Setup of run 1:
// ATM_TOP
module ATM_TOP #(parameter  P_WIDTH = 16,
                            B_WIDTH = 20, 
							C_WIDTH = 6)
( 
    input   wire                    clk,
    input   wire                    rst,
	input wire [C_WIDTH-1:0]         card_number,
	input wire                       card_in,
    input wire                      button_0,
    input wire                      button_1,
    input wire                      button_2,
    input wire                      button_3,
    input wire                      button_4,
    input wire                      button_5,
    input wire                      button_6,
    input wire                      button_7,
    input wire                      button_8,
    input wire                      button_9,
    input wire                      enter_button,
    input wire                      cancel_button,
    input wire                      withdraw_button,
    input wire                      deposit_button,
    input wire                      show_balance,
	input wire                      another_service,
    input wire                      English_button,
    input wire                      Arabic_button,
	input wire                      multiple_100_button,
    input wire                      multiple_1000_button,
    input wire     [B_WIDTH-1:0]     actual_deposit_value,
	input wire [31:0]                threshold,
	output wire	                         card_out,
	output wire  [B_WIDTH-1:0]     updated_balance,  
	output wire                    operation_done, 
	output wire                    error,
	output wire                    wrong_password
	);
wire  [B_WIDTH-1:0]         entry_value;
wire  [P_WIDTH-1:0]         password; 
  ...
For scale: about 350 flip-flops, about 110 I/O pins, roughly 18000 um2 of cells after synthesis.
clock: 9.34 ns
lec_check: 0
cap_margin: 10
cell_pad_in_sites_detail_placement: 2
cell_pad_in_sites_global_placement: 3
core_margin: 2
core_utilization: 23
cts_cluster_size: 71
gpl_routability_driven: 1
gpl_timing_driven: 0
hold_slack_margin: 0.14
max_routing_layer: met5
min_routing_layer: met1
place_density_lb_addon: 0.13
setup_slack_margin: 1.33
slew_margin: 20
tns_end_percent: 65
run.sh (not shown) runs the stock make flow with config.mk's settings and CLKGATE_MAP_FILE=.
Run 1 finished every stage and its layout cleared the timing, DRC and antenna checks.
Setup changes, run 1 to run 2
Settings: HOLD_SLACK_MARGIN removed (was 0.14); SETUP_SLACK_MARGIN changed from 1.33 to 1.37; CORE_UTILIZATION changed from 23 to 40; GPL_TIMING_DRIVEN removed (was 0); CAP_MARGIN changed from 10 to 20; TNS_END_PERCENT removed (was 65); CELL_PAD_IN_SITES_DETAIL_PLACEMENT removed (was 2); MAX_ROUTING_LAYER removed (was met5); CELL_PAD_IN_SITES_GLOBAL_PLACEMENT removed (was 3); GPL_ROUTABILITY_DRIVEN removed (was 1); MIN_ROUTING_LAYER removed (was met1); PLACE_DENSITY_LB_ADDON removed (was 0.13); CTS_CLUSTER_SIZE removed (was 71); the clock period (ns, I/O delays scaled along) changed from 9.34 to 5.35.
Notes after the runs:
- Run 1 reached the final stage; the timing, DRC and antenna checks on its layout passed.
- Every stage of the flow completed for run 2, and the final layout passed the timing, DRC and antenna checks.
- met3 layer usage reported by global route ends up higher on run 2.
- Relative area of non-clock buffer cells in the final design for run 2: 0.43 points down relative to run 1
- On non-clock buffer count, the lower figure sits with run 2, not run 1.
- A critical-path cell with the highest stage delay of sky130_fd_sc_hd__clkdlybuf4s50_1 is what run 2 shows, while sky130_fd_sc_hd__nor4_1 belongs to run 1.
- | global-route usage | run 2 vs run 1 | 4.5 points higher |
- Run 2 vs run 1: die span in y down by more than 10%
For run 3, these inputs were changed with respect to run 2:
Settings: removing SETUP_SLACK_MARGIN (formerly 1.37); changing CORE_UTILIZATION from 40 to 15; changing the clock period (ns, I/O delays scaled along) from 5.35 to 7.4.
Findings:
- Comparing run 3 and run 2, the lower cell area after layout was measured on run 2.
- Comparing run 3 and run 2, the higher die area was measured on run 3.
- For the routed wire length, run 3 came in 7.3% higher than run 2 did.
- Run 2 -> run 3: power drawn by the clock network decreased by more than a quarter
- Run 3 vs. run 2: DRC marker count from the first detailed-route iteration fell by about 6%; power density over cell area saw a decrease.
- Of the two values seen for source of the critical timing path, actual_deposit_value[17] was produced by run 3 and actual_deposit_value[11] by run 2.
For run 4, these inputs were changed with respect to run 3:
Settings: CTS_CLUSTER_SIZE now 38, previously not set; PLACE_DENSITY now 0.64, previously not set; SETUP_SLACK_MARGIN now 1.17, previously not set; CORE_UTILIZATION now 70, was 15; the clock period (ns, I/O delays scaled along) now 4.28, was 7.4.
[summary]
Comparing die area for run 4 and run 3, the smaller number came from run 4.
Summary of run 4 over run 3: height of the die shows a reduction of about 50%, via count higher, summed area of non-filler cells in the final layout rose 2.3%, detailed-route wire length on metal 1 decreased about 12%.
Relative to run 3, critical path depth increased by 6 in run 4.
Summary — setup slack of the critical path after layout, run 4 relative to run 3: lower, by 0.94 ns.
[compare] base=run 3 new=run 4: portion of total power attributed to the clock network saw a decrease; average vias per placed instance has increased; final weighted congestion of routability-driven global placement rose 7.5%; combinational cell fraction of total power higher.


Starting RTL as in the previous note.
Design ATM_TOP, start of the top module:
module ATM_TOP #(parameter  P_WIDTH = 16,
                            B_WIDTH = 20, 
							C_WIDTH = 6)
( 
    input   wire                    clk,
    input   wire                    rst,
	input wire [C_WIDTH-1:0]         card_number,
	input wire                       card_in,
    input wire                      button_0,
    input wire                      button_1,
    input wire                      button_2,
    input wire                      button_3,
    input wire                      button_4,
    input wire                      button_5,
    input wire                      button_6,
    input wire                      button_7,
    input wire                      button_8,
    input wire                      button_9,
    input wire                      enter_button,
    input wire                      cancel_button,
    input wire                      withdraw_button,
    input wire                      deposit_button,
    input wire                      show_balance,
	input wire                      another_service,
    input wire                      English_button,
    input wire                      Arabic_button,
	input wire                      multiple_100_button,
    input wire                      multiple_1000_button,
    input wire     [B_WIDTH-1:0]     actual_deposit_value,
	input wire [31:0]                threshold,
	output wire	                         card_out,
	output wire  [B_WIDTH-1:0]     updated_balance,  
  ...
clock: 9.34 ns
lec_check: 0
cap_margin: 10
cell_pad_in_sites_detail_placement: 2
cell_pad_in_sites_global_placement: 3
core_margin: 2
core_utilization: 57
cts_cluster_size: 71
gpl_routability_driven: 1
gpl_timing_driven: 0
max_routing_layer: met5
min_routing_layer: met1
place_density_lb_addon: 0.13
setup_slack_margin: 1.33
slew_margin: 20
The baseline did not get past global placement without I/O (3_1_place_gp_skip_io), error FLW-0024.
Rerun with:
CAP_MARGIN = 20   (was 10)
CELL_PAD_IN_SITES_DETAIL_PLACEMENT = default   (was 2)
CELL_PAD_IN_SITES_GLOBAL_PLACEMENT = default   (was 3)
CORE_UTILIZATION = 67   (was 57)
CTS_CLUSTER_SIZE = default   (was 71)
GPL_ROUTABILITY_DRIVEN = default   (was 1)
GPL_TIMING_DRIVEN = default   (was 0)
MAX_ROUTING_LAYER = default   (was met5)
MIN_ROUTING_LAYER = default   (was met1)
PLACE_DENSITY_LB_ADDON = default   (was 0.13)
SETUP_SLACK_MARGIN = 1.17   (was 1.33)
clock period = 4.28 ns   (was 9.34 ns; I/O delays follow)
Outcome: The changed run produced a clean layout. Area after synthesis stays the same. Die area goes down by 15%. Synthesized cell count does not change.
Rerun with:
CORE_UTILIZATION = 40   (was 67)
SETUP_SLACK_MARGIN = default   (was 1.17)
clock period = 7.66 ns   (was 4.28 ns; I/O delays follow)
=> The new run produced a clean layout. Total power decreases by 47%. Routed wire length decreases by 1.9%. Area after synthesis is unchanged. Sequential share of layout area increases by 1.6 points. Design area decreases by 4.0%. Worst hold slack improved by 160 ps. Sequential power decreases by 44%. Count of clock-buffer cells in the layout decreases by 1. First-iteration DRC count decreases by 7.9%. Clock power decreases by 46%. Setup slack improved by 1100 ps.


## alpha
Starting RTL as in the previous note.
Settings: LEC_CHECK=0, CAP_MARGIN=20, CELL_PAD_IN_SITES_DETAIL_PLACEMENT=0, CELL_PAD_IN_SITES_GLOBAL_PLACEMENT=1, CORE_MARGIN=6, CORE_UTILIZATION=23, CTS_CLUSTER_SIZE=71, GPL_ROUTABILITY_DRIVEN=1, GPL_TIMING_DRIVEN=1, HOLD_SLACK_MARGIN=0.14, MAX_ROUTING_LAYER=met5, MIN_ROUTING_LAYER=met2, PLACE_DENSITY_LB_ADDON=0.13, SETUP_SLACK_MARGIN=1.33, SLEW_MARGIN=20, TNS_END_PERCENT=65; clock period 9.34 ns.
alpha went all the way through the flow, and no timing, DRC or antenna check failed.
The inputs of gamma differ from those of alpha as listed below.
==> flow/config.mk <==
export PLATFORM = sky130hd
export DESIGN_NAME = ATM_TOP
export DESIGN_NICKNAME = ATM_TOP
export VERILOG_FILES = /design/flow/design.v
export SDC_FILE = /design/flow/constraint.sdc
export NUM_CORES = 4
export LEC_CHECK = 0
export CAP_MARGIN = 20
export CORE_MARGIN = 2
export CORE_UTILIZATION = 39
export SLEW_MARGIN = 20
==> flow/constraint.sdc <==
create_clock -name core_clock -period 5.35 [get_ports {clk}]
set_input_delay 1.0700 -clock core_clock [delete_from_list [all_inputs] [get_ports {clk}]]
set_output_delay 1.0700 -clock core_clock [all_outputs]
set_load 0.01 [all_outputs]
==> comparison <==
alpha went all the way through synthesis, placement and routing and the layout is clean on timing, DRC and antenna.
gamma reached the end of the flow, and the finished layout is clean on the timing, DRC and antenna checks.
gamma ended with less slack of the worst reg-to-reg path than alpha.
Changes observed in gamma relative to alpha: pin count of the biggest net entering global routing now sits lower, sequential share of layout area now sits higher, post-detailed-route via-to-cell ratio now sits lower, fraction of the cycle the final worst path needs now sits higher.
Total number of tap cells ends up higher on alpha.


== run a ==
Starting RTL as in the previous note.
==> flow/config.mk <==
export PLATFORM = sky130hd
export DESIGN_NAME = ATM_TOP
export DESIGN_NICKNAME = ATM_TOP
export VERILOG_FILES = /design/flow/design.v
export SDC_FILE = /design/flow/constraint.sdc
export NUM_CORES = 4
export LEC_CHECK = 0
export ABC_AREA = 0
export CAP_MARGIN = 20
export CELL_PAD_IN_SITES_GLOBAL_PLACEMENT = 2
export CORE_MARGIN = 8
export CORE_UTILIZATION = 40
export CTS_CLUSTER_DIAMETER = 307
export CTS_CLUSTER_SIZE = 14
export SETUP_SLACK_MARGIN = 0.53
export SLEW_MARGIN = 15
export TNS_END_PERCENT = 85
==> flow/constraint.sdc <==
create_clock -name core_clock -period 6.45 [get_ports {clk}]
set_input_delay 1.2900 -clock core_clock [delete_from_list [all_inputs] [get_ports {clk}]]
set_output_delay 1.2900 -clock core_clock [all_outputs]
set_load 0.01 [all_outputs]
Modified inputs, run b compared to run a
- clearing TNS_END_PERCENT, which used to be 85
- swapping 40 for 63 in CORE_UTILIZATION
- putting PLACE_DENSITY at 0.88 where nothing was set
- clearing SETUP_SLACK_MARGIN, which used to be 0.53
- swapping 8 for 10 in CORE_MARGIN
- swapping 14 for 54 in CTS_CLUSTER_SIZE
- swapping 2 for 0 in CELL_PAD_IN_SITES_GLOBAL_PLACEMENT
- clearing CTS_CLUSTER_DIAMETER, which used to be 307
- swapping 6.45 for 5.14 in the clock period (ns, I/O delays scaled along)
Run b closes out successfully: all stages finished, all timing, DRC and antenna checks passed. Final non-filler cell area essentially unchanged between run a and run b. Lower portion of total power attributed to the clock network among run b and run a: run a. Run b vs run a, source of the critical timing path: actual_deposit_value[16] vs actual_deposit_value[18]. Looking only at area added between synthesis and finish, and setting everything else aside, the lower value of run b and run a goes to run a.
No activity file was given, so power comes from the tool's default toggle rates.
